== run A ==
## day3_part2_top
module day3_part2_top( clk, rst, rom_addr, rom_data, sum, done );
Settings: LEC_CHECK=0, ABC_AREA=0, CAP_MARGIN=20, CORE_MARGIN=2, CORE_UTILIZATION=70, CTS_CLUSTER_DIAMETER=203, CTS_CLUSTER_SIZE=36, SLEW_MARGIN=20; clock period 1.87 ns.
run.sh (not shown) runs the stock make flow with config.mk's settings and CLKGATE_MAP_FILE=.
The log for run A ends in 4_1_cts with error DPL-0033, so the run never completed.
[inputs] run B vs run A
# run A
export LEC_CHECK = 0
export ABC_AREA = 0
export CAP_MARGIN = 20
export CORE_MARGIN = 2
export CORE_UTILIZATION = 70
export CTS_CLUSTER_DIAMETER = 203
export CTS_CLUSTER_SIZE = 36
export SLEW_MARGIN = 20
create_clock -name core_clock -period 1.87 [get_ports {clk}]
# run B
export LEC_CHECK = 0
export ABC_AREA = 0
export CAP_MARGIN = 20
export CORE_MARGIN = 2
export CORE_UTILIZATION = 70
export CTS_CLUSTER_DIAMETER = 201
export CTS_CLUSTER_SIZE = 15
export HOLD_SLACK_MARGIN = -0.09
export PLACE_DENSITY_LB_ADDON = 0.28
export SLEW_MARGIN = 20
create_clock -name core_clock -period 1.83 [get_ports {clk}]
## What came out
Run B got as far as 4_1_cts, where a tool error ended the run.
Yosys synthesis chip area: run B vs run A identical
Compared with run A, in run B total cell area at the placement stage -0.31%, routability-driven placement congestion ratio +7.1%.
Setup changes, run B to run C
# run B
export LEC_CHECK = 0
export ABC_AREA = 0
export CAP_MARGIN = 20
export CORE_MARGIN = 2
export CORE_UTILIZATION = 70
export CTS_CLUSTER_DIAMETER = 201
export CTS_CLUSTER_SIZE = 15
export HOLD_SLACK_MARGIN = -0.09
export PLACE_DENSITY_LB_ADDON = 0.28
export SLEW_MARGIN = 20
create_clock -name core_clock -period 1.83 [get_ports {clk}]
# run C
export LEC_CHECK = 0
export CAP_MARGIN = 20
export CORE_MARGIN = 2
export CORE_UTILIZATION = 30
export SLEW_MARGIN = 20
create_clock -name core_clock -period 3.29 [get_ports {clk}]
Results
- Run B: it failed during 4_1_cts, and the tool reported DPL-0033.
- Run C completed; timing, DRC and antenna clean
- Floorplan core area: run C > run B
- Diff run B..run C | number of I/O pins | unchanged
- Run B and run C ended up with nearly the same number of unique standard cell types used by synthesis.
- Die size: run C exceeds run B
- Setup slack at placement: lower on run B
- Starting density of the core on run C is down relative to run B.
- Reported for run B and run C, number of nets at floorplan turned out identical to the last digit.

* * *

== rev 12 ==
The RTL this note starts from:
==> flow/design.v <==
`timescale 1ns / 1ps
module day3_part2_top( clk, rst, rom_addr, rom_data, sum, done );
    input clk;
    input rst;
    output [13:0] rom_addr;
    input [7:0] rom_data;
    output [31:0] sum;
    output done;
    reg [13:0] addr;
    wire [7:0] rom_out;
    reg [63:0] sub_group1;
    reg [63:0] sub_group2;
    reg [63:0] sub_group3;
    reg [63:0] comparator;
    reg [7:0] value;
    reg [31:0] sum_triples;
    localparam READ_1 = 3'b000, READ_2 = 3'b001, READ_3 = 3'b010, COMPARE = 3'b011, GET_VAL = 3'b100, CHECK = 3'b101, DONE = 3'b110;
    reg [2:0] state;
    reg int_done;
    assign sum = sum_triples;
    assign done = int_done;
    assign rom_addr = addr;
    assign rom_out = rom_data;
    always @ (posedge clk)
    begin
    if (rst)
    begin
        addr <= 14'b0;
        sub_group1 <= 64'b0;
        sub_group2 <= 64'b0;
        sub_group3 <= 64'b0;
        comparator <= 64'b0;
        value <= 8'b0;
        sum_triples <= 32'b0;
        state <= READ_1;
        int_done <= 1'b0;
    end
    else
    case (state)
    READ_1:
    begin
        addr <= addr + 1;
        if (rom_out == 8'b0)
            state <= READ_2;
        else
            sub_group1[rom_out] <= 1'b1;
    end
    READ_2:
    begin
        addr <= addr + 1;
        if (rom_out == 8'b0)
            state <= READ_3;
        else
            sub_group2[rom_out] <= 1'b1;
    end
    READ_3:
    begin
        addr <= addr + 1;
        if (rom_out == 8'b0)
            state <= COMPARE;
        else
            sub_group3[rom_out] <= 1'b1;
    end
    COMPARE:
    begin
        comparator <= sub_group1 & sub_group2 & sub_group3;
        if ((sub_group1 & sub_group2 & sub_group3) != 64'b0)
        begin
            value <= 8'b0;
            state <= GET_VAL;
        end
        else
        begin
            state <= CHECK;
        end
    end
    GET_VAL:
    begin
        comparator <= comparator >> 1;
        value <= value + 1;
        if (comparator == 1'b1)
        begin
            state <= CHECK;
            sum_triples <= sum_triples + value;
        end
    end
    CHECK:
    begin
        if (rom_out == 8'b0)
            state <= DONE;
        else
        begin
            state <= READ_1;
            sub_group1 <= 64'b0;
            sub_group2 <= 64'b0;
            sub_group3 <= 64'b0;
            comparator <= 64'b0;
        end
    end
    DONE:
    begin
        int_done <= 1'b1;
    end
    endcase
    end
endmodule
clock: 4.0 ns
lec_check: 0
abc_area: 0
cap_margin: 0
core_aspect_ratio: 0.74
core_margin: 9
core_utilization: 46
min_routing_layer: met2
slew_margin: 20
Rev 12: done, clean on timing, DRC and antenna
Inputs modified between rev 12 and rev 13:
# rev 12
export LEC_CHECK = 0
export ABC_AREA = 0
export CAP_MARGIN = 0
export CORE_ASPECT_RATIO = 0.74
export CORE_MARGIN = 9
export CORE_UTILIZATION = 46
export MIN_ROUTING_LAYER = met2
export SLEW_MARGIN = 20
create_clock -name core_clock -period 4.0 [get_ports {clk}]
# rev 13
export LEC_CHECK = 0
export ABC_AREA = 0
export CAP_MARGIN = 20
export CORE_MARGIN = 2
export CORE_UTILIZATION = 71
export CTS_CLUSTER_DIAMETER = 205
export CTS_CLUSTER_SIZE = 15
export PLACE_DENSITY_LB_ADDON = 0.28
export SLEW_MARGIN = 20
create_clock -name core_clock -period 1.83 [get_ports {clk}]
## What came out
Summary of rev 13 over rev 12: die width saw a decrease, placed cell count increased 5.1%, total of buffers placed on input and output ports held, placed wire-length estimate after detailed placement increased about 16%.
Rev 13 against rev 12; vertical extent of the die is down by more than 10%.
Diff rev 12 -> rev 13 | die outline area | decrease of 44%
Rev 13 did not finish; the tool stopped in 4_1_cts with error DPL-0033.
Rev 12: PASS, flow complete, no timing, DRC or antenna violations
Synthesized area came out exactly the same in rev 12 and rev 13.
Compare rev 12 and rev 13 | setup slack at placement lower: rev 13
From rev 12 to rev 13 the numbers moved as follows: floorplan row count down 5.8%; placed standard-cell area now larger.
